<file path="design/flow/config.mk">
export PLATFORM = sky130hd
export DESIGN_NAME = top_nexys_a7
export DESIGN_NICKNAME = top_nexys_a7
export VERILOG_FILES = /design/flow/design.v
export SDC_FILE = /design/flow/constraint.sdc
export NUM_CORES = 4
export LEC_CHECK = 0
export ABC_AREA = 1
export CAP_MARGIN = 20
export CORE_MARGIN = 2
export CORE_UTILIZATION = 65
export SLEW_MARGIN = 20
</file>
<file path="design/flow/constraint.sdc">
create_clock -name core_clock -period 26.2 [get_ports {clock}]
set_input_delay 5.2400 -clock core_clock [delete_from_list [all_inputs] [get_ports {clock}]]
set_output_delay 5.2400 -clock core_clock [all_outputs]
set_load 0.01 [all_outputs]
</file>
<file path="design/flow/design.v">
`timescale 1ns / 1ps
module hx711driver (
    input clk,
    input reset,
    input logic ce,  
    input logic [15:0] dvsr,  
    input logic start,
    output logic [23:0] dout,
    output logic hx711_done_tick,
    output logic ready,
    output logic sclk,
    input logic hx711_in
);
typedef enum {idle, cpha_delay, p0, p1, g0, g1} state_type;
state_type state_reg;
state_type state_next;
logic p_clk;
logic [15:0] c_reg;
logic [15:0] c_next;
logic hx711_clk_reg;
logic hx711_clk_next;
logic ready_i;
logic hx711_done_tick_i;
logic [5:0] n_reg;
logic [5:0] n_next;
logic [23:0] si_reg;
logic [23:0] si_next;
always_ff @(posedge clk, posedge reset)
    if (reset) begin
        state_reg <= idle;
        si_reg <= 0;
        n_reg <= 0;
        c_reg <= 0;
        hx711_clk_reg <= 0;
    end
    else if (ce) begin
        state_reg <= state_next;
        si_reg <= si_next;
        n_reg <= n_next;
        c_reg <= c_next;
        hx711_clk_reg <= hx711_clk_next;
    end
always_comb
begin
    state_next = state_reg;  
    ready_i = 0;
    hx711_done_tick_i = 0;
    si_next = si_reg;
    n_next = n_reg;
    c_next = c_reg;
    case (state_reg)
        idle: begin
                ready_i = 1;  
                if (start & !hx711_in) begin  
                    n_next = 0;  
                    c_next =0;   
                    state_next = cpha_delay;  
                end
            end
        cpha_delay: begin
                if (c_reg==dvsr) begin  
                    state_next = p0;  
                    c_next = 0;   
                end
                else
                    c_next = c_reg + 1;  
            end
        p0: begin
                if (c_reg==dvsr) begin  
                    state_next = p1;   
                    si_next = {si_reg[22:0], hx711_in};  
                    c_next = 0;  
                end
                else
                    c_next = c_reg + 1;   
            end
        p1: begin
                if (c_reg==dvsr) begin  
                    if (n_reg==23) begin  
                        state_next = g0;  
                        c_next = 0;  
                    end
                    else begin
                        state_next = p0;   
                        n_next = n_reg + 1;   
                        c_next = 0;   
                    end
                end
                else
                    c_next = c_reg + 1;  
            end
        g0: begin
                if (c_reg==dvsr) begin  
                    state_next = g1;  
                    c_next = 0;  
                end
                else
                    c_next = c_reg + 1;   
            end
        g1: begin
                if (c_reg==dvsr) begin  
                    hx711_done_tick_i = 1;   
                    state_next = idle;   
                end
                else
                    c_next = c_reg + 1;  
            end
     endcase
end
assign ready = ready_i;
assign hx711_done_tick = hx711_done_tick_i;
assign p_clk = (state_next==p0) || (state_next == g0);
assign hx711_clk_next = p_clk;
assign dout = si_reg;
assign sclk = hx711_clk_reg;
endmodule
`timescale 1ns / 1ps
module seven_seg_driver (
    input logic clock,
    input logic reset,
    input logic [23:0] binary_in,
    output logic [7:0] segments_out,  
    output logic [7:0] anodes_out      
);
    logic [15:0] refresh_counter;
    logic refresh_tick;
    always_ff @(posedge clock, posedge reset) begin
        if (reset) begin
            refresh_counter <= '0;
            refresh_tick <= 1'b0;
        end else begin
            refresh_tick <= 1'b0;  
            if (refresh_counter == 16'd1023) begin
                refresh_counter <= '0;
                refresh_tick <= 1'b1;
            end else begin
                refresh_counter <= refresh_counter + 1;
            end
        end
    end
    logic [31:0] bcd_digits;  
    always_comb begin
        logic [23:0] bin_copy;
        logic [31:0] bcd_temp;
        bin_copy = binary_in;
        bcd_temp = '0;
        for (int i = 0; i < 24; i++) begin
            for (int j = 0; j < 8; j++) begin
                if (bcd_temp[ (j*4) +: 4 ] > 4) begin
                bcd_temp[ (j*4) +: 4 ] = bcd_temp[ (j*4) +: 4 ] + 3;
                end
            end
            {bcd_temp, bin_copy} = {bcd_temp, bin_copy} << 1;
        end
        bcd_digits = bcd_temp;  
    end
    logic [2:0] digit_selector;  
    logic [3:0] current_bcd_digit;  
    always_ff @(posedge clock, posedge reset) begin
        if (reset) begin
            digit_selector <= '0;
        end else if (refresh_tick) begin
            digit_selector <= digit_selector + 1;  
        end
    end
    always_comb begin
        case (digit_selector)
            3'd0:    current_bcd_digit = bcd_digits[3:0];    
            3'd1:    current_bcd_digit = bcd_digits[7:4];    
            3'd2:    current_bcd_digit = bcd_digits[11:8];   
            3'd3:    current_bcd_digit = bcd_digits[15:12];  
            3'd4:    current_bcd_digit = bcd_digits[19:16];  
            3'd5:    current_bcd_digit = bcd_digits[23:20];  
            3'd6:    current_bcd_digit = bcd_digits[27:24];  
            3'd7:    current_bcd_digit = bcd_digits[31:28];  
            default: current_bcd_digit = 4'b1111;          
        endcase
    end
    always_comb begin
        case (current_bcd_digit)
            4'd0:    segments_out = 8'b00000011;  
            4'd1:    segments_out = 8'b10011111;  
            4'd2:    segments_out = 8'b00100101;  
            4'd3:    segments_out = 8'b00001101;  
            4'd4:    segments_out = 8'b10011001;  
            4'd5:    segments_out = 8'b01001001;  
            4'd6:    segments_out = 8'b01000001;  
            4'd7:    segments_out = 8'b00011111;  
            4'd8:    segments_out = 8'b00000001;  
            4'd9:    segments_out = 8'b00001001;  
            default: segments_out = 8'b11111111;  
        endcase
    end
    always_comb begin
        case (digit_selector)
            3'd0:    anodes_out = 8'b11111110;  
            3'd1:    anodes_out = 8'b11111101;  
            3'd2:    anodes_out = 8'b11111011;  
            3'd3:    anodes_out = 8'b11110111;  
            3'd4:    anodes_out = 8'b11101111;  
            3'd5:    anodes_out = 8'b11011111;  
            3'd6:    anodes_out = 8'b10111111;  
            3'd7:    anodes_out = 8'b01111111;  
            default: anodes_out = 8'b11111111;  
        endcase
    end
endmodule
`timescale 1ns / 1ps
module top_nexys_a7 (
    input logic clock,       
    input logic reset,
    input logic hx711_data_in,
    output logic hx711_sclk_out,
    output logic [5:0] states_led,
    output logic [7:0] DDP,
    output logic [7:0] AN
);
    logic clock50MHz;
    always_ff @(posedge clock, posedge reset) begin
        if (reset) clock50MHz <= 0;
        else       clock50MHz <= ~clock50MHz;
    end
    logic ce_50;
    assign ce_50 = ~clock50MHz;
    logic hx711_data_sync1, hx711_data_sync2;
    always_ff @(posedge clock) begin
        if (ce_50) begin
            hx711_data_sync1 <= hx711_data_in;
            hx711_data_sync2 <= hx711_data_sync1;
        end
    end
    logic [23:0] s_hx711_raw_bits; 
    logic        s_hx711_tick;     
    hx711driver inst_hx711_driver (
        .clk(clock), 
        .reset(reset), 
        .ce(ce_50),
        .dvsr(16'd50), 
        .start(1'b1), 
        .dout(s_hx711_raw_bits), 
        .hx711_done_tick(s_hx711_tick),
        .ready(), 
        .sclk(hx711_sclk_out), 
        .hx711_in(hx711_data_sync2) 
    );
    logic signed [31:0] data_signed;
    assign data_signed = {{8{s_hx711_raw_bits[23]}}, s_hx711_raw_bits};
    logic s_tick_sync_r, s_tick_rising;
    always_ff @(posedge clock) s_tick_sync_r <= s_hx711_tick;
    assign s_tick_rising = s_hx711_tick && !s_tick_sync_r; 
    localparam int CLOCKS_PER_SECOND = 100_000;
    localparam int THRESHOLD = 50;                      
    localparam int NOISE_LIMIT = 15000; 
    int timer_1sec;
    logic signed [63:0] accumulator_sum; 
    int sample_count;
    int consecutive_outliers;
    logic signed [31:0] current_second_avg;
    logic signed [31:0] previous_second_avg;
    logic signed [31:0] display_stable_val;
    logic signed [31:0] r_sample_captured;  
    typedef enum logic [3:0] {
        ST_IDLE,          
        ST_SAMPLE_CALC,   
        ST_SAMPLE_CHECK,  
        ST_SAMPLE_ACCUM,  
        ST_PREP_DIV,      
        ST_DIVIDE,        
        ST_UPDATE,        
        ST_CLEANUP        
    } state_t;
    state_t state;
    logic [63:0] div_dividend;
    logic [63:0] div_remainder;
    logic [31:0] div_divisor;
    logic [31:0] div_quotient;
    logic [6:0]  div_counter;
    logic        div_sign_bit;
    logic signed [31:0] r_diff;
    logic [31:0] r_abs_diff;
    logic        r_is_valid_sample;
    always_ff @(posedge clock, posedge reset) begin
        if (reset) begin
            timer_1sec <= '0;
            accumulator_sum <= '0;
            sample_count <= '0;
            current_second_avg <= '0;
            previous_second_avg <= '0;
            display_stable_val <= '0;
            states_led <= '0;
            state <= ST_IDLE;
            div_dividend <= 0; 
            div_remainder <= 0; 
            div_divisor <= 0;
            div_quotient <= 0; 
            div_counter <= 0; 
            div_sign_bit <= 0;
            consecutive_outliers <= 0;
            r_sample_captured <= 0;
            r_diff <= 0;
            r_abs_diff <= 0;
            r_is_valid_sample <= 0;
        end
        else begin
            case (state)
                ST_IDLE: begin
                    if (s_tick_rising) begin
                        r_sample_captured <= data_signed;  
                        state <= ST_SAMPLE_CALC;           
                    end 
                    else if (timer_1sec == CLOCKS_PER_SECOND - 1) begin
                        timer_1sec <= 0;
                        state <= ST_PREP_DIV;
                    end 
                    else begin
                        timer_1sec <= timer_1sec + 1;
                    end
                end
                ST_SAMPLE_CALC: begin
                    if (timer_1sec != CLOCKS_PER_SECOND - 1) timer_1sec <= timer_1sec + 1;
                    r_diff <= r_sample_captured - current_second_avg;
                    state <= ST_SAMPLE_CHECK;
                end
                ST_SAMPLE_CHECK: begin
                    if (timer_1sec != CLOCKS_PER_SECOND - 1) timer_1sec <= timer_1sec + 1;
                    if (r_diff < 0) r_abs_diff <= unsigned'(-r_diff);
                    else            r_abs_diff <= unsigned'(r_diff);
                    state <= ST_SAMPLE_ACCUM;
                end
                ST_SAMPLE_ACCUM: begin
                    if (timer_1sec != CLOCKS_PER_SECOND - 1) timer_1sec <= timer_1sec + 1;
                    if (r_abs_diff < NOISE_LIMIT || current_second_avg == 0 || consecutive_outliers >= 3) begin
                        accumulator_sum <= accumulator_sum + r_sample_captured;
                        sample_count <= sample_count + 1;
                        consecutive_outliers <= 0;
                    end else begin
                        consecutive_outliers <= consecutive_outliers + 1;
                    end
                    state <= ST_IDLE;  
                end
                ST_PREP_DIV: begin
                    if (sample_count == 0) begin
                        current_second_avg <= 0;
                        state <= ST_UPDATE;
                    end else begin
                        if (accumulator_sum < 0) begin
                            div_dividend <= unsigned'(-accumulator_sum);
                            div_sign_bit <= 1'b1;
                        end else begin
                            div_dividend <= unsigned'(accumulator_sum);
                            div_sign_bit <= 1'b0;
                        end
                        div_divisor   <= unsigned'(sample_count);
                        div_remainder <= 0;
                        div_quotient  <= 0;
                        div_counter   <= 63; 
                        state <= ST_DIVIDE;
                    end
                end
                ST_DIVIDE: begin
                    div_remainder = (div_remainder << 1) | (div_dividend[div_counter]);
                    if (div_remainder >= div_divisor) begin
                        div_remainder = div_remainder - div_divisor;
                        div_quotient[div_counter] = 1'b1; 
                    end
                    if (div_counter == 0) state <= ST_UPDATE;
                    else div_counter <= div_counter - 1;
                end
                ST_UPDATE: begin
                    logic signed [31:0] temp_avg;
                    if (div_sign_bit) temp_avg = signed'(-div_quotient);
                    else              temp_avg = signed'(div_quotient);
                    current_second_avg <= temp_avg;
                    display_stable_val <= temp_avg;
                    if ((previous_second_avg - temp_avg) > THRESHOLD) states_led <= 6'b101101; 
                    else states_led <= 6'b000000;
                    state <= ST_CLEANUP;
                end
                ST_CLEANUP: begin
                    previous_second_avg <= current_second_avg;
                    accumulator_sum <= 0;
                    sample_count <= 0;
                    state <= ST_IDLE; 
                end
                default: state <= ST_IDLE;
            endcase
        end
    end
    logic [23:0] final_display_number;
    always_comb begin
        if (display_stable_val < 0) final_display_number = unsigned'(-display_stable_val);
        else                        final_display_number = unsigned'(display_stable_val);
    end
    seven_seg_driver inst_display (
        .clock(clock),                  
        .reset(reset),                
        .binary_in(final_display_number),   
        .segments_out(DDP),           
        .anodes_out(AN)               
    );
endmodule
</file>
<file path="design/flow/run.sh">
#!/bin/bash
# the make line also repeats each setting of config.mk as NAME=value (left out here)
make -C /OpenROAD-flow-scripts/flow DESIGN_CONFIG=/design/flow/config.mk WORK_HOME=/design/flow/orfs CLKGATE_MAP_FILE= finish
</file>
==> metrics.csv, run 1 <==
metric;value;unit
status;complete, no violations;
ys_sh_xor;0.05422;
cp.arrival;17.99;ns
htreeDepth;3;
die_h;278.9;um
stdcell_count;8151;
drt_iter0_markers;3298;
gp_congestion;0.9266;
p_seq_frac;0.473;
rr_startpoint;accumulator_sum[0]$_DFFE_PP0P_;
edf_count;2;
hold_path_class;reg2reg;
cts_buffer_depth;3;
synth_area;49130;um^2
startpoint_type;flip-flop;
tritoncts;done;
dieArea;77800;um^2
path_buffers;27;
worst_slew_pin_slew;1.150;ns
synth.most_common_cell;nand2_1;
dp_cells;8022;
final_antenna_net_count;0;
synth.distinct_cells;82;
postSynthCellCount;7139;
port_buffers;22;
ctsHoldBuffers;0;
drc_errors;0;
dr_wl_met3;5011;um
cts_setup_buffers;0;
path_depth;135;
openroad.warnings;85;
p_int;1.585;mW
dpl_cell_area;50300;um^2
wl;117600;um
n_antenna_cell;0;
floorplan.core_util;0.6577;
ys_seq_frac;0.3170;
relSlewSlack;0.2274;
ys_cells;7139;
fillCellCount;6325;
yosysWarningCount;3;
rsz0062_at_grt;no;
min_period;23.23;ns
swShare;0.2192;
power;2.030;mW
ys_area;49130;um^2
topCellsByArea;dfrtp_1, nand2_1, inv_1, ha_1, o21ai_0;
top_area_cell;dfrtp_1;
async_flop_share;0.9952;
ys_sh_mux;0.001273;
dp_hpwl;87430;um
finalMaxSlewViolations;0;
grt_pass1_wl;201500;um
pg_seq;0.961;mW
required;20.96;ns
cts_root_buffer;clkbuf_16;
end_kind;primary output;
path_class;reg2out;
finalInstanceArea;52830;um^2
fmax;43.05;MHz
comb_power;0.0198;mW
holdPathStages;0;
drt-met1-wl;54160;um
worstHoldStart;hx711_data_sync1$_DFFE_PN_;
p_clk_frac;0.517;
routed_via_density;5.582;
r2r_slack;17.47;ns
irDropWorstVdd;63.67;uV
final_nets;7415;
reg2regPathDepth;89;
ff_type;dfrtp_1;
core;74700;um^2
num_io_pins;26;
grt_antenna_before_repair;1;
critical_path.max_fanout;6;
simple_gate_share;0.3190;
wl_met2;56010;um
clkTransAtPathRegs;0.06;ns
holdWs;0.4241;ns
area_growth;7.526;%
grt_max_degree;159;
power_switching;0.4451;mW
postCtsResizedCells;0;
min_to;hx711_data_sync2$_DFFE_PN_;
wire_per_inst;14.42;um
vias;45500;
ys_sh_aoi;0.1432;
pwr_density_cell;38.44;nW/um^2
grt_overflow;0;
maxCapViolCount;0;
slowest_delay;0.55;ns
setup_viol;0;
first_global_vias;43120;
ys_ff;622;
ys_sh_adder;0.07345;
grt.total_usage;0.3045;
cpMostUsedCell;nand2_1;
core.rowCount;100;
cts_buffers;71;
setup_tns;0;ns
leakage;27.65;nW
skew;0.03884;ns
power_frac_comb;0.010;
r2r_end;accumulator_sum[62]$_DFFE_PP0P_;
top_cell_area_share;0.3143;
endpoint;DDP[4];
ys_top_cells_by_count;nand2_1, inv_1, dfrtp_1;
fp.dieW;278.9;um
cp_top_family;simple AND/OR/NAND/NOR gates;
synth_area_per_cell;6.882;um^2
top_logic_kind;simple AND/OR/NAND/NOR gates;
period_used_share;0.8867;
slowest_stage;clkdlybuf4s50_1;
clk-power;1.05;mW
cts.sinks;622;
worstSetupStartpoint;display_stable_val[0]$_DFFE_PP0P_;
power.group.top;the clock network;
dr.pass1.iters;9;
clk_latency;0.64;ns
highest_layer;met4;
hold_viol;0;
==> cell type report <==
type,count,area [um^2],share of cell area
clock buffer,101,2132,0.04036
timing repair buffer,55,484.2,0.009166
multi-input combinational,5327,29090,0.5506
inverter,1049,3955,0.07487
clock inverter,28,382.9,0.007248
tap,969,1212,0.02295
sequential,622,15570,0.2948
==> metrics by stage <==
step           utilization  setup slack, ns
2_1_floorplan            -            3.630
3_3_place_gp        0.6734            4.379
3_5_place_dp        0.6734            3.685
4_1_cts             0.7071            2.997
5_1_grt             0.7072            1.085
6_report            0.7072            2.969
==> layer usage <==
| layer | vias up | track usage |
|---|---|---|
| li1 | 23360 | - |
| met1 | 21030 | 0.4056 |
| met2 | 930 | 0.5327 |
| met3 | 174 | 0.03088 |
| met4 | 0 | 0.07499 |
| met5 | - | 0 |
==> run 2: changes to the inputs <==
Settings changed: CORE_UTILIZATION 65 to 72, CTS_CLUSTER_DIAMETER from default to 269, PLACE_DENSITY_LB_ADDON from default to 0.2, SETUP_SLACK_MARGIN from default to -0.3.
Clock period 26.2 ns to 19.1 ns, I/O delays scaled along.
==> metrics.csv, run 2 <==
metric;value;unit
cts.sinks;622;
clkTransAtPathRegs;0.06;ns
synth_area;49130;um^2
setup_tns;-2.361;ns
num_io_pins;26;
hold_viol;0;
cp.arrival;15.67;ns
maxCapViolCount;0;
rr_startpoint;accumulator_sum[0]$_DFFE_PP0P_;
drt_iter0_markers;4513;
edf_count;2;
r2r_slack;10.19;ns
p_seq_frac;0.495;
grt_antenna_before_repair;2;
ys_sh_adder;0.07345;
irDropWorstVdd;80.23;uV
pg_seq;1.32;mW
yosysWarningCount;3;
comb_power;0.0276;mW
min_period;19.49;ns
period_used_share;1.021;
first_global_vias;45090;
grt_overflow;0;
gp_congestion;0.9242;
p_int;2.094;mW
path_depth;129;
critical_path.max_fanout;5;
simple_gate_share;0.3190;
async_flop_share;0.9952;
pwr_density_cell;48.15;nW/um^2
reg2regPathDepth;88;
required;15.28;ns
ys_seq_frac;0.3170;
fmax;51.30;MHz
ys_area;49130;um^2
min_to;hx711_data_sync2$_DFFE_PN_;
cts_root_buffer;clkbuf_16;
relSlewSlack;0.2794;
path_class;reg2out;
dp_hpwl;86320;um
core.rowCount;95;
synth.most_common_cell;nand2_1;
dieArea;70340;um^2
failed_layout_checks;setup timing;
vias;49040;
p_clk_frac;0.494;
postSynthCellCount;7139;
grt.total_usage;0.3415;
swShare;0.2128;
startpoint_type;flip-flop;
ff_type;dfrtp_1;
cts_buffers;59;
final_nets;7575;
topCellsByArea;dfrtp_1, nand2_1, inv_1, ha_1, o21ai_0;
cpMostUsedCell;nand2_2;
wire_per_inst;15.93;um
core;67400;um^2
ys_top_cells_by_count;nand2_1, inv_1, dfrtp_1;
finalMaxSlewViolations;0;
holdPathStages;0;
power_frac_comb;0.010;
top_logic_kind;simple AND/OR/NAND/NOR gates;
power.group.top;sequential cells;
worstHoldStart;hx711_data_sync1$_DFFE_PN_;
area_growth;12.46;%
port_buffers;22;
grt_max_degree;193;
skew;0.02267;ns
tritoncts;done;
routed_via_density;5.973;
endpoint;DDP[4];
worst_slack;-0.3920;ns
end_kind;primary output;
ys_ff;622;
cp_top_family;simple AND/OR/NAND/NOR gates;
wl;130800;um
grt_pass1_wl;205700;um
clk_latency;0.64;ns
worstSetupStartpoint;display_stable_val[1]$_DFFE_PP0P_;
power;2.660;mW
fp.dieW;265.2;um
top_cell_area_share;0.3143;
floorplan.core_util;0.7290;
top_area_cell;dfrtp_1;
setup_viol;7;
slowest_delay;0.41;ns
fillCellCount;4421;
ys_sh_aoi;0.1432;
status;failed layout checks;
hold_path_class;reg2reg;
die_h;265.2;um
dr.pass1.iters;7;
clk-power;1.31;mW
cts_buffer_depth;3;
slowest_stage;dfrtp_1;
path_buffers;26;
power_switching;0.5661;mW
r2r_end;accumulator_sum[62]$_DFFE_PP0P_;
ys_sh_mux;0.001273;
leakage;28.58;nW
ys_cells;7139;
final_antenna_net_count;0;
openroad.warnings;83;
drc_errors;0;
ys_sh_xor;0.05422;
htreeDepth;2;
synth.distinct_cells;82;
worst_slew_pin_slew;1.081;ns
synth_area_per_cell;6.882;um^2
[run 2: layout make-up]
| class | instances | area, um^2 | area share |
|---|---|---|---|
| repair buffers | 227 | 1805 | 0.03268 |
| well taps | 873 | 1092 | 0.01977 |
| clock inverters | 33 | 459.2 | 0.008311 |
| inverters | 1049 | 3961 | 0.07170 |
| clock buffers | 78 | 1730 | 0.03132 |
| multi-input cells | 5327 | 30620 | 0.5543 |
| flip-flops and latches | 622 | 15580 | 0.2819 |
| diodes | 1 | 2.502 | 0.00004529 |
[run 2: layer usage]
metal  GRT usage  wire length, um
met1      0.4326            53270
met5           0               28
met2      0.6054            63680
met4      0.1203             5633
met3     0.03879             8188
[run 2: per-stage QoR]
step	setup WS (ns)	hold slack [ns]	cells	area (um^2)	utilization
after global routing	-1.277	0.4432	8209	55250	0.8197
after global placement	0.04440	0.4081	7979	50580	0.7504
after CTS	-0.3179	0.4361	8109	53110	0.7880
after floorplan	0.4140	0.3952	7140	49140	-
final	-0.3920	0.4433	8210	55250	0.8198
after detailed placement	-0.6086	0.4211	7979	50580	0.7505
[run 2: repair_timing]
item | in CTS | in global routing
buffers inserted | 19 | 101
hold buffers | 0 | 0
gates resized | 56 | 361
setup endpoints to repair | 7 | 7
pin swaps | 18 | 170
==> run 3: changes to the inputs <==
Settings changed: CORE_UTILIZATION 72 to 66, CTS_CLUSTER_DIAMETER 269 to 330, PLACE_DENSITY_LB_ADDON 0.2 to default, SETUP_SLACK_MARGIN -0.3 to default.
Clock period 19.1 ns to 20.8 ns, I/O delays scaled along.
==> metrics.csv, run 3 <==
metric;value;unit
status;complete, no violations;
pwr_density_cell;45.99;nW/um^2
yosysWarningCount;3;
first_global_vias;43360;
port_buffers;22;
critical_path.max_fanout;5;
skew;0.03422;ns
hold_viol;0;
ys_cells;7139;
vias;46300;
wire_per_inst;14.73;um
core.rowCount;100;
p_seq_frac;0.485;
cts_root_buffer;clkbuf_16;
end_kind;primary output;
cts.sinks;622;
dp_hpwl;87860;um
setup_viol;0;
topCellsByArea;dfrtp_1, nand2_1, inv_1, ha_1, o21ai_0;
synth.most_common_cell;nand2_1;
relSlewSlack;0.3542;
slowest_stage;dfrtp_1;
ctsHoldBuffers;0;
openroad.warnings;86;
min_to;hx711_data_sync2$_DFFE_PN_;
cpMostUsedCell;nand2_2;
grt_antenna_before_repair;0;
p_int;1.934;mW
dr.pass1.iters;6;
pg_seq;1.21;mW
period_used_share;0.9594;
path_depth;128;
htreeDepth;3;
holdWs;0.4347;ns
slowest_delay;0.43;ns
p_clk_frac;0.505;
worstHoldStart;hx711_data_sync1$_DFFE_PN_;
comb_power;0.0250;mW
n_antenna_cell;0;
irDropWorstVdd;72.18;uV
dp_cells;8028;
top_logic_kind;simple AND/OR/NAND/NOR gates;
routed_via_density;5.615;
ys_top_cells_by_count;nand2_1, inv_1, dfrtp_1;
cts_buffer_depth;3;
clk-power;1.26;mW
cp.arrival;15.80;ns
r2r_slack;12.01;ns
gp_congestion;0.9265;
r2r_end;accumulator_sum[62]$_DFFE_PP0P_;
area_growth;10.59;%
ys_ff;622;
async_flop_share;0.9952;
path_buffers;23;
power.group.top;the clock network;
finalMaxSlewViolations;0;
clkTransAtPathRegs;0.07;ns
num_io_pins;26;
grt_overflow;0;
cts_buffers;70;
wl;121400;um
grt_max_degree;175;
grt.total_usage;0.3100;
leakage;28.21;nW
reg2regPathDepth;88;
min_period;19.96;ns
ys_sh_aoi;0.1432;
fmax;50.11;MHz
ys_sh_mux;0.001273;
rsz0062_at_grt;yes;
simple_gate_share;0.3190;
setup_tns;0;ns
worstSetupStartpoint;display_stable_val[2]$_DFFE_PP0P_;
worst_slew_pin_slew;0.9688;ns
ff_type;dfrtp_1;
final_antenna_net_count;0;
power_switching;0.5648;mW
ys_seq_frac;0.3170;
path_class;reg2out;
top_area_cell;dfrtp_1;
fp.dieW;276.8;um
top_cell_area_share;0.3143;
die_h;276.8;um
grt_pass1_wl;203100;um
rr_startpoint;accumulator_sum[0]$_DFFE_PP0P_;
holdPathStages;0;
drt_iter0_markers;2868;
core;74070;um^2
maxCapViolCount;0;
stdcell_count;8245;
tritoncts;done;
startpoint_type;flip-flop;
drc_errors;0;
power_frac_comb;0.010;
ys_sh_xor;0.05422;
synth.distinct_cells;82;
swShare;0.2260;
edf_count;2;
endpoint;DDP[4];
final_nets;7510;
postSynthCellCount;7139;
clk_latency;0.64;ns
floorplan.core_util;0.6633;
dieArea;76630;um^2
synth_area;49130;um^2
synth_area_per_cell;6.882;um^2
hold_path_class;reg2reg;
ys_area;49130;um^2
cp_top_family;simple AND/OR/NAND/NOR gates;
required;16.64;ns
ys_sh_adder;0.07345;
-- run 3: final cells by class --
cell class                 count  area, um^2
sequential                   622       15580
fill                        6131       19740
timing repair buffer         151        1212
clock buffer                  93        1948
multi-input combinational   5327       30030
clock inverter                34       396.6
inverter                    1049        3954
tap                          969        1212
-- run 3: stage by stage --
step,util,setup slack [ns],power [mW],area [um^2]
after CTS,0.7157,0.008514,2.519,53010
after detailed placement,0.6798,-0.5860,1.260,50360
final,0.7335,0.8439,2.499,54330
after global routing,0.7335,-0.3670,2.566,54330
after global placement,0.6797,0.1058,1.259,50350
after floorplan,-,1.774,1.253,49140
-- run 3: metal layers --
layer / wire length, um / GRT usage
met3: 5661 / 0.03366
met2: 58770 / 0.5373
met4: 2431 / 0.07678
met1: 54580 / 0.4160
met5: 0 / 0
-- run 3: what timing repair did --
action / CTS / global route
setup buffers: 9 / 80
pin swaps: 10 / 88
endpoints found under the setup margin: 7 / 7
endpoints found under the hold margin: 0 / 0
resized: 49 / 190
==> run 4: changes to the inputs <==
Settings changed: ABC_AREA 1 to default, CAP_MARGIN 20 to 30, CORE_UTILIZATION 66 to 72, CTS_CLUSTER_DIAMETER 330 to default, SETUP_SLACK_MARGIN from default to -2.0.
Clock period 20.8 ns to 24.1 ns, I/O delays scaled along.
==> metrics.csv, run 4 <==
metric;value;unit
status;failed layout checks;
failed_layout_checks;setup timing;
clk-power;1.11;mW
edf_count;2;
wl;159300;um
first_global_vias;49470;
required;19.28;ns
dr.pass1.iters;9;
htreeDepth;3;
cts.sinks;622;
dp_cells;7318;
p_seq_frac;0.480;
slowest_stage;or4_4;
clk_latency;0.64;ns
endpoint;DDP[7];
ys_cells;5744;
startpoint_type;flip-flop;
cpMostUsedCell;ha_1;
gp_congestion;0.9406;
grt_max_degree;101;
area_growth;19.90;%
rr_startpoint;r_sample_captured[1]$_DFFE_PP0P_;
hold_viol;0;
reg2regPathDepth;51;
rsz0062_at_grt;yes;
ys_sh_xor;0.08716;
path_class;reg2out;
synth.most_common_cell;dfrtp_1;
holdWs;0.4619;ns
pwr_density_cell;36.31;nW/um^2
relSlewSlack;0.2784;
grt.total_usage;0.4083;
power_frac_comb;0.011;
tritoncts;done;
synth.distinct_cells;160;
ys_sh_aoi;0.2334;
dieArea;71610;um^2
setup_viol;7;
min_to;hx711_data_sync2$_DFFE_PN_;
cp.arrival;20.93;ns
irDropWorstVdd;81.17;uV
wire_per_inst;21.33;um
dp_hpwl;95850;um
power_switching;0.4944;mW
drc_errors;0;
num_io_pins;26;
die_h;267.6;um
worst_slew_pin_slew;1.074;ns
ff_type;dfrtp_1;
fillCellCount;3447;
finalMaxSlewViolations;0;
top_logic_kind;AND-OR/OR-AND gates;
top_area_cell;dfrtp_1;
hold_path_class;reg2reg;
critical_path.max_fanout;5;
synth_area_per_cell;8.710;um^2
finalInstanceArea;59990;um^2
ys_top_cells_by_count;dfrtp_1, nand2_1, nor2_1;
core.rowCount;96;
worstHoldStart;hx711_data_sync1$_DFFE_PN_;
cp_top_family;AND-OR/OR-AND gates;
cts_root_buffer;clkbuf_16;
ys_area;50030;um^2
worstSetupStartpoint;display_stable_val[8]$_DFFE_PP0P_;
ys_seq_frac;0.3113;
cts_buffers;67;
fp.dieW;267.6;um
final_nets;6768;
async_flop_share;0.9952;
slowest_delay;0.55;ns
floorplan.core_util;0.7282;
pg_seq;1.04;mW
final_core_util;0.8731;
swShare;0.2270;
worst_slack;-1.652;ns
comb_power;0.0240;mW
postSynthCellCount;5744;
ys_sh_mux;0.06630;
yosysWarningCount;3;
setup_tns;-10.60;ns
routed_via_density;6.897;
path_buffers;17;
vias;51490;
period_used_share;1.069;
top_cell_area_share;0.3086;
leakage;27.91;nW
grt_overflow;0;
ctsHoldBuffers;0;
skew;0.03294;ns
topCellsByArea;dfrtp_1, ha_1, xor2_1, nand2_1, xnor2_1;
dpl_cell_area;56820;um^2
end_kind;primary output;
synth_area;50030;um^2
cts_buffer_depth;3;
path_depth;97;
r2r_slack;11.24;ns
final_antenna_net_count;0;
r2r_end;accumulator_sum[63]$_DFFE_PP0P_;
min_period;25.75;ns
grt_antenna_before_repair;2;
port_buffers;22;
holdPathStages;0;
grt_pass1_wl;243100;um
maxCapViolCount;0;
openroad.warnings;85;
p_clk_frac;0.509;
fmax;38.83;MHz
p_int;1.684;mW
power.group.top;the clock network;
ys_sh_adder;0.07253;
stdcell_count;7465;
drt_iter0_markers;6785;
ys_ff;622;
core;68710;um^2
clkTransAtPathRegs;0.06;ns
simple_gate_share;0.1906;
run 4: layout make-up:
class | count | area, um^2 | area share
Clock inverter | 25 | 337.8 | 0.005632
Clock buffer | 98 | 1994 | 0.03325
Sequential cell | 622 | 15580 | 0.2597
Tap cell | 931 | 1165 | 0.01942
Inverter | 255 | 964.7 | 0.01608
Timing Repair Buffer | 871 | 6759 | 0.1127
Antenna cell | 1 | 2.502 | 0.00004172
Multi-Input combinational cell | 4662 | 33190 | 0.5532
run 4: metal layers:
layer,up-vias,global-route usage,routed length [um]
li1,22530,-,-
met1,24310,0.4960,59090
met2,3508,0.6911,74650
met3,1141,0.07126,14450
met4,2,0.2221,11050
met5,-,0,11
run 4: what timing repair did:
item / CTS / global route
pin swaps: 0 / 30
endpoints found under the setup margin: 7 / 7
gates resized: 13 / 104
buffers inserted: 2 / 14
run 4: through the flow:
step / setup slack [ns] / power, mW
2_1_floorplan: -1.993 / 1.081
3_3_place_gp: -0.7368 / 1.086
3_5_place_dp: -1.571 / 1.087
4_1_cts: -1.979 / 2.160
5_1_grt: -2.517 / 2.216
6_report: -1.652 / 2.178
==> run 5: changes to the inputs <==
Settings changed: ABC_AREA from default to 1, CAP_MARGIN 30 to 20, CTS_CLUSTER_DIAMETER from default to 378, CTS_CLUSTER_SIZE from default to 15, PLACE_DENSITY from default to 0.78, SETUP_SLACK_MARGIN -2.0 to default.
Clock period 24.1 ns to 12.3 ns, I/O delays scaled along.
==> metrics.csv, run 5 <==
metric;value;unit
status;failed layout checks;
failed_layout_checks;setup timing;
reg2regPathDepth;89;
tritoncts;done;
final_antenna_net_count;0;
leakage;30.65;nW
fmax;55.03;MHz
drt_iter0_markers;4952;
comb_power;0.0430;mW
num_io_pins;26;
openroad.warnings;90;
grt_max_degree;189;
worst_slack;-5.872;ns
clk-power;1.45;mW
period_used_share;1.477;
path_buffers;28;
postSynthCellCount;7139;
cts_buffers;47;
r2r_end;accumulator_sum[62]$_DFFE_PP0P_;
p_seq_frac;0.578;
synth_area;49130;um^2
n_antenna_cell;0;
finalMaxSlewViolations;0;
synth.most_common_cell;nand2_1;
pwr_density_cell;60.63;nW/um^2
hold_viol;0;
maxCapViolCount;0;
async_flop_share;0.9952;
htreeDepth;2;
grt_antenna_before_repair;1;
ys_seq_frac;0.3170;
power.group.top;sequential cells;
slowest_delay;0.40;ns
grt.total_usage;0.3700;
ys_sh_xor;0.05422;
min_to;hx711_data_sync2$_DFFE_PN_;
ys_top_cells_by_count;nand2_1, inv_1, dfrtp_1;
grt_overflow;0;
pg_seq;2.04;mW
power_frac_comb;0.012;
clkTransAtPathRegs;0.07;ns
worstSetupStartpoint;display_stable_val[10]$_DFFE_PP0P_;
end_kind;primary output;
skew;0.02969;ns
fp.dieW;265.2;um
ys_sh_mux;0.001273;
simple_gate_share;0.3190;
port_buffers;22;
dp_hpwl;93980;um
gp_congestion;0.9984;
ys_ff;622;
ys_area;49130;um^2
p_int;2.754;mW
required;9.84;ns
yosysWarningCount;3;
p_clk_frac;0.410;
irDropWorstVdd;115.2;uV
synth_area_per_cell;6.882;um^2
cp_top_family;simple AND/OR/NAND/NOR gates;
wire_per_inst;15.95;um
endpoint;DDP[4];
r2r_slack;3.29;ns
slowest_stage;dfrtp_1;
hold_path_class;reg2reg;
worst_slew_pin_slew;1.326;ns
dieArea;70340;um^2
first_global_vias;49180;
holdWs;0.4529;ns
drc_errors;0;
dp_slack;-4.868;ns
edf_count;2;
ys_sh_adder;0.07345;
clk_latency;0.62;ns
ff_type;dfrtp_1;
cts.sinks;622;
final_core_util;0.8657;
stdcell_count;8700;
top_logic_kind;simple AND/OR/NAND/NOR gates;
synth.distinct_cells;82;
wl;138800;um
rr_startpoint;accumulator_sum[0]$_DFFE_PP0P_;
top_cell_area_share;0.3143;
floorplan.core_util;0.7290;
dr.pass1.iters;10;
cpMostUsedCell;nand2_2;
ys_cells;7139;
area_growth;18.76;%
path_class;reg2out;
top_area_cell;dfrtp_1;
vias;51380;
cp.arrival;15.71;ns
power_switching;0.7827;mW
core.rowCount;95;
setup_viol;7;
cts_buffer_depth;3;
die_h;265.2;um
ys_sh_aoi;0.1432;
holdPathStages;0;
topCellsByArea;dfrtp_1, nand2_1, inv_1, ha_1, o21ai_0;
core;67400;um^2
worstHoldStart;hx711_data_sync1$_DFFE_PN_;
swShare;0.2213;
dp_cells;8535;
routed_via_density;5.905;
critical_path.max_fanout;7;
path_depth;127;
min_period;18.17;ns
final_nets;8095;
grt_pass1_wl;222200;um
startpoint_type;flip-flop;
cts_root_buffer;clkbuf_16;
power;3.537;mW
relSlewSlack;0.1160;
rsz0062_at_grt;yes;
[run 5: cell type report]
| class | count | area [um^2] |
|---|---|---|
| multi-input cells | 5327 | 30550 |
| flip-flops and latches | 622 | 15570 |
| fillers | 3974 | 9052 |
| repair buffers | 759 | 5881 |
| inverters | 1049 | 3961 |
| clock buffers | 67 | 1251 |
| well taps | 873 | 1092 |
| clock inverters | 3 | 37.54 |
[run 5: per-stage QoR]
stage                     setup TNS (ns)  cell area (um^2)
after CTS                         -31.17             57550
after floorplan                   -25.97             49680
after global placement            -28.51             55300
after detailed placement          -33.79             55310
final                             -40.92             58340
after global routing              -46.43             58340
[run 5: what timing repair did]
action                     CTS  global route
resized                    149           115
pin swaps                  124            97
gates cloned                 0             0
setup buffers               59            34
hold buffers                 0             0
setup endpoints to repair    7             7
[run 5: per-layer routing]
metal | up-vias | routed length [um] | GRT usage
li1 | 24680 | - | -
met1 | 23930 | 54800 | 0.4577
met2 | 2198 | 67750 | 0.6591
met3 | 564 | 9303 | 0.03722
met4 | 2 | 6887 | 0.1596
met5 | - | 11 | 0
==> run 6: changes to the inputs <==
Settings changed: ABC_AREA 1 to default, CAP_MARGIN 20 to 0, CTS_CLUSTER_DIAMETER 378 to 381, CTS_CLUSTER_SIZE 15 to default, PLACE_DENSITY 0.78 to 0.35, SETUP_SLACK_MARGIN from default to 4.28.
Clock period 12.3 ns to 15.0 ns, I/O delays scaled along.
==> metrics.csv, run 6 <==
metric;value;unit
ys_ff;622;
yosysWarningCount;3;
dp_cells;7467;
async_flop_share;0.9952;
synth.most_common_cell;dfrtp_1;
ys_sh_adder;0.07253;
ys_seq_frac;0.3113;
ff_type;dfrtp_1;
firstError;[ERROR GRT-0232] Routing congestion too high. Check the congestion heatmap in the GUI.;
die_h;267.6;um
postSynthCellCount;5744;
ys_sh_aoi;0.2334;
edf_count;2;
cts_root_buffer;clkbuf_16;
dp_hpwl;99230;um
topCellsByArea;dfrtp_1, ha_1, xor2_1, nand2_1, xnor2_1;
core;68710;um^2
cts.sinks;622;
cts_buffer_depth;3;
ys_area;50030;um^2
gp_congestion;0.9346;
floorplan.core_util;0.7282;
ys_sh_mux;0.06630;
ys_top_cells_by_count;dfrtp_1, nand2_1, nor2_1;
port_buffers;22;
dieArea;71610;um^2
num_io_pins;26;
top_area_cell;dfrtp_1;
cts_buffers;67;
top_logic_kind;AND-OR/OR-AND gates;
htreeDepth;3;
status;stopped before the end;
grt_overflow;1411;
synth.distinct_cells;160;
ys_cells;5744;
core.rowCount;96;
ctsHoldBuffers;0;
ys_sh_xor;0.08716;
synth_area;50030;um^2
synth_area_per_cell;8.710;um^2
top_cell_area_share;0.3086;
simple_gate_share;0.1906;
grt.total_usage;0.9144;
fp.dieW;267.6;um
lastStage;global routing;
run 6: per-stage QoR:
stage | power (mW) | instance area (um^2) | setup TNS (ns) | setup WS, ns
floorplan | 1.737 | 51030 | -52.03 | -7.459
detailed placement | 1.745 | 58770 | -55.71 | -8.055
global placement | 1.745 | 58770 | -49.45 | -7.109
CTS | 3.497 | 62580 | -52.04 | -7.504
run 6: layer usage:
metal	GRT usage	GRT overflow
met1	0.8969	89
met2	1.006	625
met3	0.8259	125
met4	0.9562	555
met5	0.6812	17
run 6: repair_timing:
item,4_1_cts
pin swaps,109
resized,223
setup buffers,70
gates cloned,0
setup endpoints to repair,15
==> run 7: changes to the inputs <==
Settings changed: CAP_MARGIN 0 to 20, CTS_CLUSTER_DIAMETER 381 to 32, PLACE_DENSITY 0.35 to default, SETUP_SLACK_MARGIN 4.28 to default.
Clock period 15.0 ns to 14.3 ns, I/O delays scaled along.
==> metrics.csv, run 7 <==
metric;value;unit
status;stopped before the end;
lastStage;global routing;
firstError;[ERROR GRT-0116] Global routing finished with congestion. Check the congestion regions in the DRC Viewer.;
cts.sinks;622;
ys_area;50030;um^2
topCellsByArea;dfrtp_1, ha_1, xor2_1, nand2_1, xnor2_1;
synth.distinct_cells;160;
gp_congestion;0.9332;
ys_sh_adder;0.07253;
postSynthCellCount;5744;
cts_root_buffer;clkbuf_16;
core.rowCount;96;
edf_count;2;
ff_type;dfrtp_1;
cts_buffer_depth;3;
grt_overflow;16;
synth_area;50030;um^2
top_cell_area_share;0.3086;
port_buffers;22;
ys_ff;622;
simple_gate_share;0.1906;
core;68710;um^2
ctsHoldBuffers;0;
ys_seq_frac;0.3113;
dieArea;71610;um^2
ys_sh_aoi;0.2334;
yosysWarningCount;3;
ys_top_cells_by_count;dfrtp_1, nand2_1, nor2_1;
top_logic_kind;AND-OR/OR-AND gates;
htreeDepth;3;
floorplan.core_util;0.7282;
dp_hpwl;101100;um
ys_sh_xor;0.08716;
top_area_cell;dfrtp_1;
synth_area_per_cell;8.710;um^2
dp_cells;7485;
async_flop_share;0.9952;
die_h;267.6;um
synth.most_common_cell;dfrtp_1;
fp.dieW;267.6;um
ys_cells;5744;
num_io_pins;26;
ys_sh_mux;0.06630;
cts_buffers;96;
grt.total_usage;0.7322;
-- run 7: per-stage QoR --
stage	setup WS (ns)	util	hold WS [ns]	setup TNS [ns]	area, um^2
floorplan	-8.019	-	0.3519	-55.95	51030
global placement	-7.680	0.8576	0.4096	-53.59	58920
detailed placement	-8.407	0.8576	0.4182	-58.70	58920
CTS	-8.121	0.9257	0.4256	-56.39	63600
-- run 7: what timing repair did --
item / in CTS
gates resized: 179
setup buffers: 57
endpoints found under the setup margin: 7
pin swaps: 61
-- run 7: per-layer routing --
layer,GRT usage,GRT overflow
met1,0.7303,0
met2,0.8953,2
met3,0.5862,6
met4,0.6997,8
met5,0.3909,0
==> run 8: changes to the inputs <==
Settings changed: CELL_PAD_IN_SITES_DETAIL_PLACEMENT from default to 1, CELL_PAD_IN_SITES_GLOBAL_PLACEMENT from default to 2, CORE_UTILIZATION 72 to 40, CTS_CLUSTER_DIAMETER 32 to default, MAX_ROUTING_LAYER from default to met4, MIN_ROUTING_LAYER from default to met2, PLACE_DENSITY from default to 0.36.
Clock period 14.3 ns to 40.0 ns, I/O delays scaled along.
==> metrics.csv, run 8 <==
metric;value;unit
rsz0062_at_grt;no;
setup_tns;0;ns
gr-usage-met3;0.4606;
endpoint;DDP[4];
cp_top_family;AND-OR/OR-AND gates;
htreeDepth;3;
end_kind;primary output;
floorplan.core_util;0.4036;
ff_type;dfrtp_1;
holdWs;0.4494;ns
dieArea;127900;um^2
dp_cells;7239;
startpoint_type;flip-flop;
cts_buffer_depth;3;
hold_viol;0;
power.group.top;the clock network;
slowest_delay;0.84;ns
relSlewSlack;0.2495;
top_cell_area_share;0.3086;
simple_gate_share;0.1906;
multiInputGateArea;32600;um^2
cts.sinks;622;
grt_antenna_before_repair;0;
maxCapViolCount;0;
first_global_vias;67400;
grt-busiest-layer;met3;
ctsHoldBuffers;0;
die_h;357.7;um
wl;143600;um
fillCellCount;14440;
core.rowCount;129;
worst_slack;5.152;ns
irDropWorstVdd;25.22;uV
top_logic_kind;AND-OR/OR-AND gates;
async_flop_share;0.9952;
dp_slack;6.577;ns
core;124000;um^2
slowest_stage;mux2i_1;
reg2regPathDepth;51;
path_class;reg2out;
num_io_pins;26;
grt_overflow;0;
routed_via_density;8.018;
leakage;23.93;nW
grt_pass1_wl;236600;um
clkTransAtPathRegs;0.07;ns
worstHoldStart;hx711_data_sync1$_DFFE_PN_;
path_buffers;8;
postSynthCellCount;5744;
status;complete, no violations;
synth_area_per_cell;8.710;um^2
port_buffers;22;
synth.distinct_cells;160;
cp.arrival;26.85;ns
rr_startpoint;r_sample_captured[1]$_DFFE_PP0P_;
cts_root_buffer;clkbuf_16;
top_area_cell;dfrtp_1;
path_depth;93;
clk-power;0.747;mW
ys_ff;622;
hold_path_class;reg2reg;
grt_max_degree;138;
cpMostUsedCell;ha_1;
period_used_share;0.8712;
postCtsResizedCells;0;
synth_area;50030;um^2
power_switching;0.3265;mW
fmax;28.70;MHz
dr.pass1.iters;9;
gp_congestion;0.9101;
final_nets;5972;
synth.most_common_cell;dfrtp_1;
min_to;hx711_data_sync2$_DFFE_PN_;
vias;59220;
holdPathStages;0;
worstSetupStartpoint;display_stable_val[0]$_DFFE_PP0P_;
required;32.00;ns
openroad.warnings;87;
wire_per_inst;19.44;um
dp_hpwl;101700;um
ys_sh_aoi;0.2334;
ys_sh_adder;0.07253;
grt.total_usage;0.3500;
ys_cells;5744;
final_antenna_net_count;0;
power_frac_comb;0.010;
worst_slew_pin_slew;1.126;ns
min_period;34.85;ns
p_int;1.064;mW
pg_seq;0.630;mW
ys_sh_mux;0.06630;
yosysWarningCount;3;
tritoncts;done;
drc_errors;0;
seq_area;15580;um^2
r2r_end;accumulator_sum[63]$_DFFE_PP0P_;
ys_top_cells_by_count;dfrtp_1, nand2_1, nor2_1;
finalMaxSlewViolations;0;
r2r_slack;28.22;ns
fp.dieW;357.7;um
p_seq_frac;0.453;
gr-usage-met2;0.4109;
grt_use_met1;0;
setup_viol;0;
cts_setup_buffers;0;
dpl_cell_area;51720;um^2
finalInstanceArea;54400;um^2
ys_seq_frac;0.3113;
critical_path.max_fanout;12;
p_clk_frac;0.537;
clk_latency;0.70;ns
comb_power;0.0141;mW
topCellsByArea;dfrtp_1, ha_1, xor2_1, nand2_1, xnor2_1;
ys_sh_xor;0.08716;
stdcell_count;7386;
ys_area;50030;um^2
pwr_density_cell;25.56;nW/um^2
edf_count;2;
drt_iter0_markers;6158;
area_growth;8.741;%
skew;0.04187;ns
swShare;0.2348;
cts_buffers;79;
-- run 8: through the flow --
stage,util,power (mW)
finish,0.4389,1.391
global route,0.4388,1.432
CTS,0.4388,1.402
detailed placement,0.4173,0.6558
global placement,0.4173,0.6557
floorplan,-,0.6511
-- run 8: area by class of cell --
type                            instances  area share
Sequential cell                       622      0.2864
Clock inverter                         33    0.007843
Clock buffer                          112     0.04119
Inverter                              255     0.01773
Timing Repair Buffer                   63    0.009935
Tap cell                             1637     0.03765
Antenna cell                            2  0.00009199
Multi-Input combinational cell       4662      0.5991
-- run 8: routing by layer --
metal  up-vias  wire length, um
li1      20710                -
met1     21590                0
met2     16190            78900
met3       731            59480
met4         0             5197
met5         -                0
==> run 9: changes to the inputs <==
Settings changed: ABC_AREA from default to 1, CAP_MARGIN 20 to 0, CELL_PAD_IN_SITES_DETAIL_PLACEMENT 1 to default, CELL_PAD_IN_SITES_GLOBAL_PLACEMENT 2 to default, CORE_ASPECT_RATIO from default to 1.57, CTS_CLUSTER_DIAMETER from default to 236, GPL_TIMING_DRIVEN from default to 0, MAX_ROUTING_LAYER met4 to met5, MIN_ROUTING_LAYER met2 to default, PLACE_DENSITY 0.36 to 0.88, SETUP_SLACK_MARGIN from default to 1.8, SLEW_MARGIN 20 to 25.
==> metrics.csv, run 9 <==
metric;value;unit
skew;0.04406;ns
dp_hpwl;101300;um
rsz0062_at_grt;no;
holdPathStages;0;
final_core_util;0.4391;
dieArea;125700;um^2
cp.arrival;18.49;ns
postSynthCellCount;7139;
p_clk_frac;0.487;
clkTransAtPathRegs;0.07;ns
cts.sinks;622;
cts_buffers;57;
cts_buffer_depth;3;
r2r_slack;30.89;ns
irDropWorstVdd;30.38;uV
first_global_vias;48140;
openroad.warnings;79;
critical_path.max_fanout;6;
p_seq_frac;0.501;
gp_congestion;0.9349;
min_period;26.49;ns
edf_count;2;
ys_sh_mux;0.001273;
die_h;443.1;um
swShare;0.2211;
dr.pass1.iters;6;
top_area_cell;dfrtp_1;
simple_gate_share;0.3190;
hold_viol;0;
power_frac_comb;0.012;
async_flop_share;0.9952;
end_kind;primary output;
slowest_stage;clkdlybuf4s50_1;
reg2regPathDepth;89;
cpMostUsedCell;nand2_1;
rr_startpoint;r_sample_captured[0]$_DFFE_PP0P_;
top_cell_area_share;0.3143;
hold_path_class;reg2reg;
power_switching;0.2774;mW
core.rowCount;161;
fillCellCount;11700;
yosysWarningCount;3;
synth.most_common_cell;nand2_1;
ctsHoldBuffers;0;
worst_slew_pin_slew;1.030;ns
ys_sh_adder;0.07345;
endpoint;DDP[3];
vias;48470;
worstSetupStartpoint;display_stable_val[0]$_DFFE_PP0P_;
routed_via_density;5.442;
synth.distinct_cells;82;
status;complete, no violations;
dpl_cell_area;51600;um^2
leakage;27.52;nW
ys_area;49130;um^2
ff_type;dfrtp_1;
ys_cells;7139;
final_nets;7517;
path_depth;138;
power;1.255;mW
grt_pass1_wl;217900;um
worstHoldStart;hx711_data_sync1$_DFFE_PN_;
grt.total_usage;0.2027;
path_buffers;28;
synth_area;49130;um^2
ys_sh_xor;0.05422;
clk_latency;0.67;ns
cp_top_family;simple AND/OR/NAND/NOR gates;
topCellsByArea;dfrtp_1, nand2_1, inv_1, ha_1, o21ai_0;
fmax;37.75;MHz
ys_sh_aoi;0.1432;
finalInstanceArea;53700;um^2
pg_seq;0.629;mW
ys_top_cells_by_count;nand2_1, inv_1, dfrtp_1;
fp.dieW;283.7;um
area_growth;9.298;%
drc_errors;0;
min_to;hx711_data_sync2$_DFFE_PN_;
core;122300;um^2
tritoncts;done;
slowest_delay;0.52;ns
pwr_density_cell;23.37;nW/um^2
period_used_share;0.6622;
grt_antenna_before_repair;1;
ys_seq_frac;0.3170;
wl;131000;um
grt_overflow;0;
grt_max_degree;100;
cts_setup_buffers;0;
cts_root_buffer;clkbuf_16;
setup_viol;0;
relSlewSlack;0.3107;
comb_power;0.0148;mW
ys_ff;622;
startpoint_type;flip-flop;
maxCapViolCount;0;
p_int;0.9773;mW
drt_iter0_markers;3319;
wire_per_inst;14.70;um
postCtsResizedCells;0;
synth_area_per_cell;6.882;um^2
path_class;reg2out;
clk-power;0.611;mW
htreeDepth;2;
required;32.00;ns
finalMaxSlewViolations;0;
top_logic_kind;simple AND/OR/NAND/NOR gates;
setup_tns;0;ns
power.group.top;sequential cells;
num_io_pins;26;
floorplan.core_util;0.4018;
r2r_end;accumulator_sum[62]$_DFFE_PP0P_;
final_antenna_net_count;0;
port_buffers;22;
==> run 9: through the flow <==
stage | hold slack, ns | cells | setup slack (ns)
after global placement | 0.4028 | 8792 | 7.831
after CTS | 0.4319 | 8906 | 13.54
final | 0.4293 | 8907 | 13.51
after floorplan | 0.3952 | 7140 | 14.67
after detailed placement | 0.4126 | 8799 | 14.31
after global routing | 0.4439 | 8907 | 11.50
==> run 9: final cells by class <==
type	count	area (um^2)	share of cell area
clock inverters	35	491.7	0.009157
flip-flops and latches	622	15580	0.2901
multi-input cells	5327	29060	0.5411
plain buffers	142	559.3	0.01042
clock buffers	72	1603	0.02985
well taps	1630	2039	0.03798
diodes	1	2.502	0.00004660
inverters	1049	3955	0.07366
repair buffers	29	412.9	0.007689
==> run 9: per-layer routing <==
metal	share of wire	vias to the layer above	GRT usage
met5	0	-	0
met4	0.076	0	0.1493
met3	0.046	571	0.02441
met2	0.52	1553	0.3848
met1	0.36	22760	0.2004
li1	-	23590	-
==> run 10: changes to the inputs <==
Settings changed: ABC_AREA 1 to default, CAP_MARGIN 0 to 30, CORE_ASPECT_RATIO 1.57 to default, CORE_UTILIZATION 40 to 72, CTS_CLUSTER_DIAMETER 236 to default, GPL_TIMING_DRIVEN 0 to default, MAX_ROUTING_LAYER met5 to met4, PLACE_DENSITY 0.88 to 0.63, SETUP_SLACK_MARGIN 1.8 to -2.0, SLEW_MARGIN 25 to 20.
Clock period 40.0 ns to 21.7 ns, I/O delays scaled along.
==> metrics.csv, run 10 <==
metric;value;unit
status;stopped before the end;
lastStage;global routing;
firstError;[ERROR GRT-0232] Routing congestion too high. Check the congestion heatmap in the GUI.;
postSynthCellCount;5744;
cts_buffers;67;
dp_hpwl;102100;um
synth.distinct_cells;160;
cts_buffer_depth;3;
num_io_pins;26;
ys_top_cells_by_count;dfrtp_1, nand2_1, nor2_1;
dpl_cell_area;58850;um^2
dp_cells;7473;
synth.most_common_cell;dfrtp_1;
ys_ff;622;
ff_type;dfrtp_1;
synth_area_per_cell;8.710;um^2
async_flop_share;0.9952;
grt_overflow;368;
ys_cells;5744;
die_h;267.6;um
dp_slack;-2.566;ns
gp_congestion;0.9191;
top_cell_area_share;0.3086;
dieArea;71610;um^2
ys_sh_aoi;0.2334;
ys_sh_mux;0.06630;
htreeDepth;3;
ys_sh_adder;0.07253;
ctsHoldBuffers;0;
core.rowCount;96;
yosysWarningCount;3;
simple_gate_share;0.1906;
top_logic_kind;AND-OR/OR-AND gates;
ys_seq_frac;0.3113;
ys_sh_xor;0.08716;
cts_root_buffer;clkbuf_16;
grt.total_usage;0.8055;
core;68710;um^2
cts.sinks;622;
top_area_cell;dfrtp_1;
port_buffers;22;
topCellsByArea;dfrtp_1, ha_1, xor2_1, nand2_1, xnor2_1;
ys_area;50030;um^2
fp.dieW;267.6;um
floorplan.core_util;0.7282;
edf_count;2;
synth_area;50030;um^2
[run 10: timing repair]
action / CTS
endpoints found under the hold margin: 0
pin swaps: 19
setup endpoints to repair: 7
gates resized: 79
setup buffers: 13
[run 10: per-layer routing]
metal  GRT usage  overflow
met1      0.8137        21
met4      0.7377       120
met5           -         -
met3      0.6709        37
met2      0.9298       190
[run 10: through the flow]
step	power [mW]	TNS [ns]
CTS	2.432	-17.57
detailed placement	1.207	-17.63
global placement	1.206	-11.71
floorplan	1.200	-14.51
==> run 11: changes to the inputs <==
Settings changed: ABC_AREA from default to 1, CAP_MARGIN 30 to 20, CTS_CLUSTER_DIAMETER from default to 28, MAX_ROUTING_LAYER met4 to default, PLACE_DENSITY 0.63 to default, PLACE_DENSITY_LB_ADDON from default to 0.2, SETUP_SLACK_MARGIN -2.0 to 4.83.
Clock period 21.7 ns to 19.1 ns, I/O delays scaled along.
==> metrics.csv, run 11 <==
metric;value;unit
endpoint;DDP[2];
drt_iter0_markers;6764;
drc_errors;0;
cp_top_family;simple AND/OR/NAND/NOR gates;
synth_area_per_cell;6.882;um^2
clk_latency;0.73;ns
pg_seq;1.32;mW
dieArea;70340;um^2
required;15.28;ns
cp.arrival;18.47;ns
worst_slack;-3.194;ns
edf_count;2;
cts_buffers;132;
p_int;2.862;mW
multiInputGateArea;30780;um^2
clk-power;2.33;mW
setup_viol;7;
postSynthCellCount;7139;
power.group.top;the clock network;
dr.pass1.iters;21;
slowest_delay;0.60;ns
finalMaxSlewViolations;7;
cts_buffer_depth;3;
critical_path.max_fanout;7;
path_depth;128;
floorplan.core_util;0.7290;
maxCapViolCount;1;
routed_via_density;6.372;
status;failed layout checks;
final_nets;7672;
wire_per_inst;18.91;um
tritoncts;done;
p_clk_frac;0.633;
hold_viol;0;
ys_sh_mux;0.001273;
area_growth;18.00;%
relSlewSlack;-0.1596;
min_period;22.29;ns
irDropWorstVdd;77.45;uV
fillCellCount;3645;
startpoint_type;flip-flop;
r2r_slack;10.06;ns
holdWs;0.4217;ns
skew;0.04051;ns
cts.sinks;622;
top_area_cell;dfrtp_1;
worstSetupStartpoint;display_stable_val[6]$_DFFE_PP0P_;
rsz0062_at_grt;yes;
grt.total_usage;0.3903;
reg2regPathDepth;89;
ys_top_cells_by_count;nand2_1, inv_1, dfrtp_1;
clkTransAtPathRegs;0.06;ns
power_switching;0.8157;mW
ff_type;dfrtp_1;
fp.dieW;265.2;um
wl;158000;um
core.rowCount;95;
p_seq_frac;0.359;
pwr_density_cell;63.43;nW/um^2
final_antenna_net_count;0;
final_core_util;0.8602;
ys_sh_adder;0.07345;
ys_ff;622;
worst_slew_pin_slew;1.726;ns
period_used_share;1.167;
cts_root_buffer;clkbuf_16;
power_frac_comb;0.008;
vias;53260;
ys_seq_frac;0.3170;
n_antenna_cell;0;
swShare;0.2218;
end_kind;primary output;
seq_area;15580;um^2
first_global_vias;49710;
cpMostUsedCell;nand2_4;
async_flop_share;0.9952;
failed_layout_checks;capacitance limit, slew limit, setup timing;
yosysWarningCount;3;
synth.most_common_cell;nand2_1;
core;67400;um^2
htreeDepth;4;
path_class;reg2out;
r2r_end;accumulator_sum[62]$_DFFE_PP0P_;
dp_hpwl;87660;um
ys_sh_aoi;0.1432;
holdPathStages;0;
fmax;44.86;MHz
top_logic_kind;simple AND/OR/NAND/NOR gates;
grt_antenna_before_repair;3;
rr_startpoint;accumulator_sum[0]$_DFFE_PP0P_;
ys_cells;7139;
slowest_stage;nor2_1;
grt_overflow;0;
top_cell_area_share;0.3143;
die_h;265.2;um
openroad.warnings;84;
num_io_pins;26;
grt_pass1_wl;230100;um
ys_area;49130;um^2
leakage;29.88;nW
comb_power;0.0279;mW
synth.distinct_cells;82;
worstHoldStart;hx711_data_sync1$_DFFE_PN_;
port_buffers;22;
hold_path_class;reg2reg;
simple_gate_share;0.3190;
min_to;hx711_data_sync2$_DFFE_PN_;
synth_area;49130;um^2
ys_sh_xor;0.05422;
topCellsByArea;dfrtp_1, nand2_1, inv_1, ha_1, o21ai_0;
path_buffers;26;
gp_congestion;0.9527;
grt_max_degree;103;
==> run 11: cell type report <==
class / instances / area share
Timing Repair Buffer: 251 / 0.03511
Clock buffer: 168 / 0.06332
Multi-Input combinational cell: 5327 / 0.5309
Inverter: 1049 / 0.06846
Sequential cell: 622 / 0.2688
Clock inverter: 69 / 0.01455
Tap cell: 873 / 0.01884
==> run 11: metrics by stage <==
step | area (um^2) | setup slack (ns) | setup TNS [ns] | power [mW] | cells
final | 57970 | -3.194 | -22.06 | 3.677 | 8359
after global routing | 57970 | -3.640 | -25.13 | 3.746 | 8359
after CTS | 56930 | 0.6692 | 0 | 3.660 | 8292
after detailed placement | 50700 | -0.4820 | -2.744 | 1.371 | 7925
after global placement | 50700 | 0.3127 | 0 | 1.371 | 7925
after floorplan | 49680 | 1.695 | 0 | 1.364 | 7140
==> run 11: what timing repair did <==
| action | 4_1_cts | 5_1_grt |
|---|---|---|
| gates resized | 195 | 110 |
| setup buffers | 130 | 64 |
| hold buffers | 0 | 0 |
| endpoints found under the setup margin | 7 | 7 |
| pin swaps | 120 | 113 |
==> run 11: metal layers <==
| layer | track usage | up-vias | share of wire | wire length, um |
|---|---|---|---|---|
| met3 | 0.07897 | 1273 | 0.11 | 17180 |
| met5 | 0 | - | 0.00036 | 57 |
| met1 | 0.4472 | 24440 | 0.35 | 55970 |
| met4 | 0.2203 | 6 | 0.080 | 12660 |
| li1 | - | 23910 | - | - |
| met2 | 0.6819 | 3629 | 0.46 | 72150 |
==> run 12: changes to the inputs <==
Settings changed: ABC_AREA 1 to default, CAP_MARGIN 20 to 40, CELL_PAD_IN_SITES_DETAIL_PLACEMENT from default to 0, CELL_PAD_IN_SITES_GLOBAL_PLACEMENT from default to 3, CORE_UTILIZATION 72 to 30, CTS_CLUSTER_DIAMETER 28 to default, CTS_CLUSTER_SIZE from default to 43, PLACE_DENSITY_LB_ADDON 0.2 to default, SETUP_SLACK_MARGIN 4.83 to default.
Clock period 19.1 ns to 33.9 ns, I/O delays scaled along.
==> metrics.csv, run 12 <==
metric;value;unit
core.rowCount;149;
simple_gate_share;0.1906;
rr_startpoint;r_sample_captured[1]$_DFFE_PP0P_;
edf_count;2;
grt_pass1_wl;234100;um
area_growth;11.26;%
p_seq_frac;0.454;
required;27.12;ns
end_kind;primary output;
die_h;412.4;um
grt_overflow;0;
postSynthCellCount;5744;
postCtsResizedCells;0;
hold_viol;0;
p_clk_frac;0.535;
ys_top_cells_by_count;dfrtp_1, nand2_1, nor2_1;
power_switching;0.3711;mW
endpoint;DDP[4];
ys_ff;622;
pwr_density_cell;29.41;nW/um^2
relSlewSlack;0.4355;
synth_area;50030;um^2
final_nets;6013;
leakage;24.24;nW
cpMostUsedCell;ha_1;
htreeDepth;3;
synth_area_per_cell;8.710;um^2
slowest_delay;0.66;ns
ctsHoldBuffers;0;
worst_slew_pin_slew;0.8232;ns
swShare;0.2267;
setup_viol;0;
p_int;1.266;mW
wl_met2;65330;um
gp_congestion;0.7761;
cp.arrival;24.99;ns
ys_sh_aoi;0.2334;
path_class;reg2out;
worstHoldStart;hx711_data_sync1$_DFFE_PN_;
port_buffers;22;
power.group.top;the clock network;
irDropWorstVdd;34.77;uV
clk_latency;0.69;ns
ys_cells;5744;
floorplan.core_util;0.3026;
maxCapViolCount;0;
final_antenna_net_count;0;
wl;143400;um
r2r_end;accumulator_sum[63]$_DFFE_PP0P_;
min_period;31.77;ns
num_io_pins;26;
cts_root_buffer;clkbuf_16;
openroad.warnings;81;
dp_cells;7821;
synth.distinct_cells;160;
ys_sh_mux;0.06630;
grt_antenna_before_repair;1;
vias;41560;
top_cell_area_share;0.3086;
skew;0.03386;ns
yosysWarningCount;3;
min_to;hx711_data_sync2$_DFFE_PN_;
drt-met1-wl;72350;um
drc_errors;0;
path_buffers;10;
routed_via_density;5.213;
synth.most_common_cell;dfrtp_1;
highest_layer;met4;
period_used_share;0.9373;
critical_path.max_fanout;10;
cp_top_family;simple AND/OR/NAND/NOR gates;
pg_seq;0.743;mW
fp.dieW;412.4;um
holdPathStages;0;
cts_buffers;83;
finalMaxSlewViolations;0;
dr.pass1.iters;7;
status;complete, no violations;
async_flop_share;0.9952;
dp_hpwl;106500;um
top_area_cell;dfrtp_1;
ys_area;50030;um^2
fmax;31.47;MHz
worstSetupStartpoint;display_stable_val[8]$_DFFE_PP0P_;
wire_per_inst;17.98;um
cts_setup_buffers;0;
topCellsByArea;dfrtp_1, ha_1, xor2_1, nand2_1, xnor2_1;
startpoint_type;flip-flop;
power_frac_comb;0.011;
hold_path_class;reg2reg;
dr_wl_met3;3314;um
first_global_vias;41400;
setup_tns;0;ns
reg2regPathDepth;51;
clk-power;0.875;mW
r2r_slack;22.52;ns
core;165400;um^2
ff_type;dfrtp_1;
path_depth;97;
comb_power;0.0185;mW
stdcell_count;7973;
grt.total_usage;0.1676;
slowest_stage;or4_1;
ys_sh_xor;0.08716;
cts_buffer_depth;3;
tritoncts;done;
drt_iter0_markers;2146;
grt_max_degree;93;
top_logic_kind;AND-OR/OR-AND gates;
ys_sh_adder;0.07253;
cts.sinks;622;
dieArea;170000;um^2
clkTransAtPathRegs;0.06;ns
ys_seq_frac;0.3113;
==> run 12: cell type report <==
type                            instances  area [um^2]
Antenna cell                            1        2.502
Clock buffer                          124         2472
Clock inverter                         20        244.0
Fill cell                           17270       109700
Inverter                              255        964.7
Multi-Input combinational cell       4662        32690
Sequential cell                       622        15580
Tap cell                             2189         2739
Timing Repair Buffer                  100        969.7
==> run 12: per-layer routing <==
layer / up-vias / GRT usage
met5: - / 0
met2: 379 / 0.2717
met4: 0 / 0.03656
met1: 19980 / 0.2391
met3: 129 / 0.01766
li1: 21070 / -
==> run 12: per-stage QoR <==
stage	worst slack (ns)	total power, mW	utilization	hold slack, ns	instance area, um^2
after floorplan	5.317	0.7683	-	0.3519	50030
after detailed placement	1.813	0.7752	0.3188	0.4081	52720
final	2.126	1.637	0.3366	0.4226	55660
after global placement	1.940	0.7746	0.3175	0.4057	52500
after global routing	-0.004778	1.707	0.3366	0.4465	55660
after CTS	0.9733	1.676	0.3352	0.4215	55430
Power and IR drop assume default switching activity.
